==> flow/design.v <==
module shifter(in, shift, out);
  input [15:0] in;
  input [1:0] shift;
  output reg [15:0] out;
  always @(*) begin
    case(shift)
      2'b00: out = in;   
      2'b01: out = in << 1;   
      2'b10: out = in >> 1;   
      2'b11: out = {in[15], in[15:1]};   
      default: out = {16{1'bx}};    
    endcase
  end
endmodule
module ALU(ain, bin, alu_op, out, status);
  input [15:0] ain, bin;
  input [1:0] alu_op;
  output [15:0] out;
  output [2:0] status;
  ALU_result result(ain, bin, alu_op, out);  
  ALU_status result_status(ain, bin, out, status);  
endmodule
module ALU_result(ain, bin, alu_op, out);
  input [15:0] ain, bin;
  input [1:0] alu_op;
  output reg [15:0] out;
  always @(*) begin
    case(alu_op)
      2'b00: out = ain + bin;   
      2'b01: out = ain - bin;   
      2'b10: out = ain & bin;   
      2'b11: out = ~bin;        
      default: out = {16{1'bx}};   
    endcase
  end
endmodule
module ALU_status(ain, bin, alu_result, status);
  input [15:0] ain, bin, alu_result;
  output [2:0] status;
  assign status = {ain[15] & bin[15] & ~alu_result[15],   
                   alu_result[15],         
                   alu_result == 16'b0};   
endmodule
module Load_enabled_register(clk, load, in, out);
  parameter width = 16;  
  input clk, load;
  input [width-1:0] in;
  output [width-1:0] out; 
  reg [width-1:0] out;  
  wire[width-1:0] next_out = load ? in : out;
  always @(posedge clk) begin
    out <= next_out;   
  end
endmodule
module Decoder(in, out);
  parameter in_width = 3;
  parameter out_width = 8;
  input [in_width-1:0] in;
  output [out_width-1:0] out;
  wire [out_width-1:0] out = 1 << in; 
endmodule
module MUX_2in_binary(in1, in0, select, out);
  parameter width = 16;   
  input [width-1:0] in1, in0;
  input select;
  output reg [width-1:0] out;
  always @(*) begin
    case(select)
      1'b0: out = in0;
      1'b1: out = in1;
      default: out = {width{1'bx}};   
    endcase
  end
endmodule
module MUX_4in_binary(in3, in2, in1, in0, select, out);
  parameter width = 16;   
  input [width-1:0] in3, in2, in1, in0;
  input [1:0] select;
  output reg [width-1:0] out;
  always @(*) begin
    case(select)
      2'b00: out = in0;
      2'b01: out = in1;
      2'b10: out = in2;
      2'b11: out = in3;
      default: out = {width{1'bx}};   
    endcase
  end
endmodule
module MUX_8in(in7, in6, in5, in4, in3, in2, in1, in0, select, out);
  parameter width = 16;  
  input [width-1:0] in7, in6, in5, in4, in3, in2, in1, in0;
  input [7:0] select;
  output reg [width-1:0] out;
  always @(*) begin
    case(select)
      8'b00000001: out = in0;
      8'b00000010: out = in1;
      8'b00000100: out = in2;
      8'b00001000: out = in3;
      8'b00010000: out = in4;
      8'b00100000: out = in5;
      8'b01000000: out = in6;
      8'b10000000: out = in7;
      default: out = {width{1'bx}};  
    endcase
  end
endmodule
module Register_file(clk, data_in, write, writenum, readnum, data_out);
  input clk, write;   
  input [2:0] writenum, readnum;   
  input [15:0] data_in;  
  output [15:0] data_out;  
  wire [7:0] decoded_writenum;
  Decoder #(3, 8) decoder_write(writenum, decoded_writenum);
  wire [15:0] R0, R1, R2, R3, R4, R5, R6, R7; 
  Load_enabled_register #(16) R0_reg(clk, write & decoded_writenum[0], data_in, R0);
  Load_enabled_register #(16) R1_reg(clk, write & decoded_writenum[1], data_in, R1);
  Load_enabled_register #(16) R2_reg(clk, write & decoded_writenum[2], data_in, R2);
  Load_enabled_register #(16) R3_reg(clk, write & decoded_writenum[3], data_in, R3);
  Load_enabled_register #(16) R4_reg(clk, write & decoded_writenum[4], data_in, R4);
  Load_enabled_register #(16) R5_reg(clk, write & decoded_writenum[5], data_in, R5);
  Load_enabled_register #(16) R6_reg(clk, write & decoded_writenum[6], data_in, R6);
  Load_enabled_register #(16) R7_reg(clk, write & decoded_writenum[7], data_in, R7);
  wire [7:0] decoded_readnum;
  Decoder #(3, 8) decoder_read(readnum, decoded_readnum);
  MUX_8in #(16) output_multiplexer(R7, R6, R5, R4, R3, R2, R1, R0, decoded_readnum, data_out);
endmodule
module datapath(clk,  
                readnum, vsel, loada, loadb,   
                shift, asel, bsel, ALUop, loadc, loads, sximm5,  
                writenum, write, sximm8, mdata, PC,  
                status, datapath_out  
              );
   input clk, write, asel, bsel, loada, loadb, loadc, loads;
   input [2:0] readnum, writenum;
   input [1:0] ALUop, shift, vsel;
   input [15:0] mdata, sximm8, sximm5;
   input [7:0] PC;
   output [2:0] status;
   output [15:0] datapath_out;  
   wire [15:0] reg_data_in;   
   wire [15:0] reg_data_out;
   Register_file REGFILE(clk, reg_data_in, write, writenum, readnum, reg_data_out);
   wire [15:0] pipeline_reg_A_out, pipeline_reg_B_out;
   Load_enabled_register #(16) pipeline_reg_A(clk, loada, reg_data_out, pipeline_reg_A_out);
   Load_enabled_register #(16) pipeline_reg_B(clk, loadb, reg_data_out, pipeline_reg_B_out);
   wire [15:0] pipeline_reg_B_out_shifted;
   shifter shift_reg_B(pipeline_reg_B_out, shift, pipeline_reg_B_out_shifted);
   wire [15:0] source_operand_A_out, source_operand_B_out;
   MUX_2in_binary source_operand_A(16'b0, pipeline_reg_A_out, asel, source_operand_A_out);
   MUX_2in_binary source_operand_B(sximm5, pipeline_reg_B_out_shifted, bsel, source_operand_B_out);
   wire [15:0] alu_out;
   wire[2:0] alu_status;
   ALU alu_block(source_operand_A_out, source_operand_B_out, ALUop, alu_out, alu_status);
   Load_enabled_register #(3) status_register(clk, loads, alu_status, status);
   Load_enabled_register #(16) pipeline_reg_C(clk, loadc, alu_out, datapath_out);
   MUX_4in_binary writeback_mux(mdata, sximm8, {8'b0, PC}, datapath_out, vsel, reg_data_in);
endmodule
module vDFF(clk,D,Q);
  parameter n=1;
  input clk;
  input [n-1:0] D;
  output [n-1:0] Q;
  reg [n-1:0] Q;
  always @(posedge clk)
    Q <= D;
endmodule
module cpu(clk,reset,s,load,in,out,N,V,Z,w);
  input clk, reset, s, load;
  input [15:0] in;
  output [15:0] out;
  output N, V, Z, w;
  wire [15:0] inst_reg_out;
  Load_enabled_register #(16) instruction_register(clk, load, in, inst_reg_out);
  wire [2:0] nsel, opcode, readnum, writenum;
  wire [1:0] op, ALUop, shift;
  wire [15:0] sximm5, sximm8;
  Inst_dec instruction_decoder(inst_reg_out, nsel, opcode, op, ALUop, sximm5, sximm8, shift, readnum, writenum);
  wire [1:0] vsel;
  wire loada, loadb, asel, bsel, loadc, loads, write; 
  Controller datapath_controller(clk, s, reset, opcode, op, w, loada, loadb, loadc, loads, asel, bsel, vsel, nsel, write);
  datapath DP(.clk(clk),  
                .readnum(readnum), .vsel(vsel), .loada(loada), .loadb(loadb),   
                .shift(shift), .asel(asel), .bsel(bsel), .ALUop(ALUop), .loadc(loadc), .loads(loads), .sximm5(sximm5),  
                .writenum(writenum), .write(write), .sximm8(sximm8), .mdata(16'b0), .PC(8'b0),  
                .status({V, N, Z}), .datapath_out(out)  
              );
endmodule
module Inst_dec(inst_reg, nsel, opcode, op, ALUop, sximm5, sximm8, shift, readnum, writenum);
  input [15:0] inst_reg;
  input [2:0] nsel;
  output [2:0] opcode, readnum, writenum;
  output [1:0] op, ALUop, shift;
  output [15:0] sximm5, sximm8;
  assign opcode = inst_reg[15:13];
  assign op = inst_reg[12:11];
  assign ALUop = op;  
  assign sximm5 = { {11{inst_reg[4]}}, inst_reg[4:0] };   
  assign sximm8 = { {8{inst_reg[7]}}, inst_reg[7:0] };    
  assign shift = inst_reg[4:3];
  assign readnum = (nsel == 3'b001) ? inst_reg[10:8]   
                 : (nsel == 3'b010) ? inst_reg[7:5]    
                 : (nsel == 3'b100) ? inst_reg[2:0]    
                 : 3'bxxx;
  assign writenum = readnum;
endmodule
module Controller(clk, s, reset, opcode, op, w, loada, loadb, loadc, loads, asel, bsel, vsel, nsel, write);
  input clk, s, reset;
  input [2:0] opcode;
  input [1:0] op;
  output w, loada, loadb, loadc, loads, asel, bsel, write;
  output [2:0] nsel;
  output [1:0] vsel;
  wire [2:0] present_state, next_state;
  wire [2:0] next_state_reset = reset ? 3'b000 : next_state;
  reg [15:0] next;
  vDFF #(3) clk_state(clk, next_state_reset, present_state);
  always @(*) begin
    casex({s, opcode, op, present_state})
      {6'b0xxxxx, 3'b000}: next = {3'b000, 13'b1000000000000};   
      {6'b1xxxxx, 3'b000}: next = {3'b001, 13'b1000000000000};  
      {6'bx11010, 3'b001}: next = {3'b101, 13'b0};  
      {6'bx10101, 3'b001}, {6'bx101x0, 3'b001}: next = {3'b010, 13'b0};  
      {6'bx11000, 3'b001}, {6'bx10111, 3'b001}: next = {3'b011, 13'b0};  
      {6'bxxxxxx, 3'b010}: next = {3'b011, 13'b0100000000010};  
      {6'bxxxxxx, 3'b011}: next = {3'b100, 13'b0010000001000};  
      {6'bx11000, 3'b100}: next = {3'b101, 13'b0001010000000};  
      {6'bx10111, 3'b100}, {6'bx101x0, 3'b100}: next = {3'b101, 13'b0001000000000};  
      {6'bx10101, 3'b100}: next = {3'b000, 13'b0000100000000};  
      {6'bx11010, 3'b101}: next = {3'b000, 13'b0000000100011};  
      {6'bxxxxxx, 3'b101}: next = {3'b000, 13'b0000000000101};  
      default: next = {16{1'bx}};
   endcase
  end
  assign {next_state, w, loada, loadb, loadc, loads, asel, bsel, vsel, nsel, write} = next;
endmodule
==> flow/config.mk <==
export PLATFORM = sky130hd
export DESIGN_NAME = cpu
export DESIGN_NICKNAME = cpu
export VERILOG_FILES = /design/flow/design.v
export SDC_FILE = /design/flow/constraint.sdc
export NUM_CORES = 4
export LEC_CHECK = 0
export ABC_AREA = 1
export CAP_MARGIN = 20
export CELL_PAD_IN_SITES_GLOBAL_PLACEMENT = 0
export CORE_ASPECT_RATIO = 1.36
export CORE_MARGIN = 4
export CORE_UTILIZATION = 50
export CTS_CLUSTER_DIAMETER = 92
export CTS_CLUSTER_SIZE = 83
export MAX_ROUTING_LAYER = met4
export MIN_ROUTING_LAYER = met2
export PLACE_DENSITY_LB_ADDON = 0.26
export SETUP_SLACK_MARGIN = -0.34
export SLEW_MARGIN = 20
==> flow/constraint.sdc <==
create_clock -name core_clock -period 3.84 [get_ports {clk}]
set_input_delay 0.7680 -clock core_clock [delete_from_list [all_inputs] [get_ports {clk}]]
set_output_delay 0.7680 -clock core_clock [all_outputs]
set_load 0.01 [all_outputs]
run.sh (not shown) runs the stock make flow with config.mk's settings and CLKGATE_MAP_FILE=.
==> next run, changes <==
--- a/flow/config.mk
+++ b/flow/config.mk
@@ -7,8 +7,7 @@
 export LEC_CHECK = 0
-export ABC_AREA = 1
 export CAP_MARGIN = 20
 export CELL_PAD_IN_SITES_GLOBAL_PLACEMENT = 0
-export CORE_ASPECT_RATIO = 1.36
-export CORE_MARGIN = 4
-export CORE_UTILIZATION = 50
+export CORE_ASPECT_RATIO = 1.22
+export CORE_MARGIN = 2
+export CORE_UTILIZATION = 33
 export CTS_CLUSTER_DIAMETER = 92
The new run finished with setup timing left.
Wire length is lower by 0.48%.
Power is lower by 4.1%.
Clock power is lower by 20%.
First-iteration DRC count is lower by 44%.
Sequential share of layout area is lower by 3.4 points.
Maximum frequency is lower by 10%.
Setup slack loses 0.41 ns.
Global-route usage is lower by 9.3 points.
Utilization is lower by 17 points.
Design area is higher by 7.2%.
Sequential power stays flat.
==> next run, changes <==
==> flow/config.mk (replaced) <==
export PLATFORM = sky130hd
export DESIGN_NAME = cpu
export DESIGN_NICKNAME = cpu
export VERILOG_FILES = /design/flow/design.v
export SDC_FILE = /design/flow/constraint.sdc
export NUM_CORES = 4
export LEC_CHECK = 0
export CAP_MARGIN = 20
export CELL_PAD_IN_SITES_GLOBAL_PLACEMENT = 3
export CORE_MARGIN = 2
export CORE_UTILIZATION = 33
export MAX_ROUTING_LAYER = met4
export PLACE_DENSITY_LB_ADDON = 0.26
export SETUP_SLACK_MARGIN = 1.17
export SLEW_MARGIN = 20
==> flow/constraint.sdc (replaced) <==
create_clock -name core_clock -period 10.0 [get_ports {clk}]
set_input_delay 2.0000 -clock core_clock [delete_from_list [all_inputs] [get_ports {clk}]]
set_output_delay 2.0000 -clock core_clock [all_outputs]
set_load 0.01 [all_outputs]
What happened:
- The new run finished with timing, DRC and antenna clean
- synthesized cell count does not change
- wire length grows by 0.34%
- sequential cell count stays the same
- global-route usage goes down by 7.9 points
- worst hold slack barely changes
- non-clock buffer count is lower by 112
- worst setup slack improved by 4.8 ns
- critical path depth goes down by 9
==> next run, changes <==
==> flow/config.mk (replaced) <==
export PLATFORM = sky130hd
export DESIGN_NAME = cpu
export DESIGN_NICKNAME = cpu
export VERILOG_FILES = /design/flow/design.v
export SDC_FILE = /design/flow/constraint.sdc
export NUM_CORES = 4
export LEC_CHECK = 0
export CAP_MARGIN = 20
export CORE_MARGIN = 2
export CORE_UTILIZATION = 68
export SLEW_MARGIN = 20
==> flow/constraint.sdc (replaced) <==
create_clock -name core_clock -period 4.79 [get_ports {clk}]
set_input_delay 0.9580 -clock core_clock [delete_from_list [all_inputs] [get_ports {clk}]]
set_output_delay 0.9580 -clock core_clock [all_outputs]
set_load 0.01 [all_outputs]
Die size shrinks by 51%; via count increases by 7.5%; critical path depth goes up by 6.
Power and IR drop assume default switching activity.
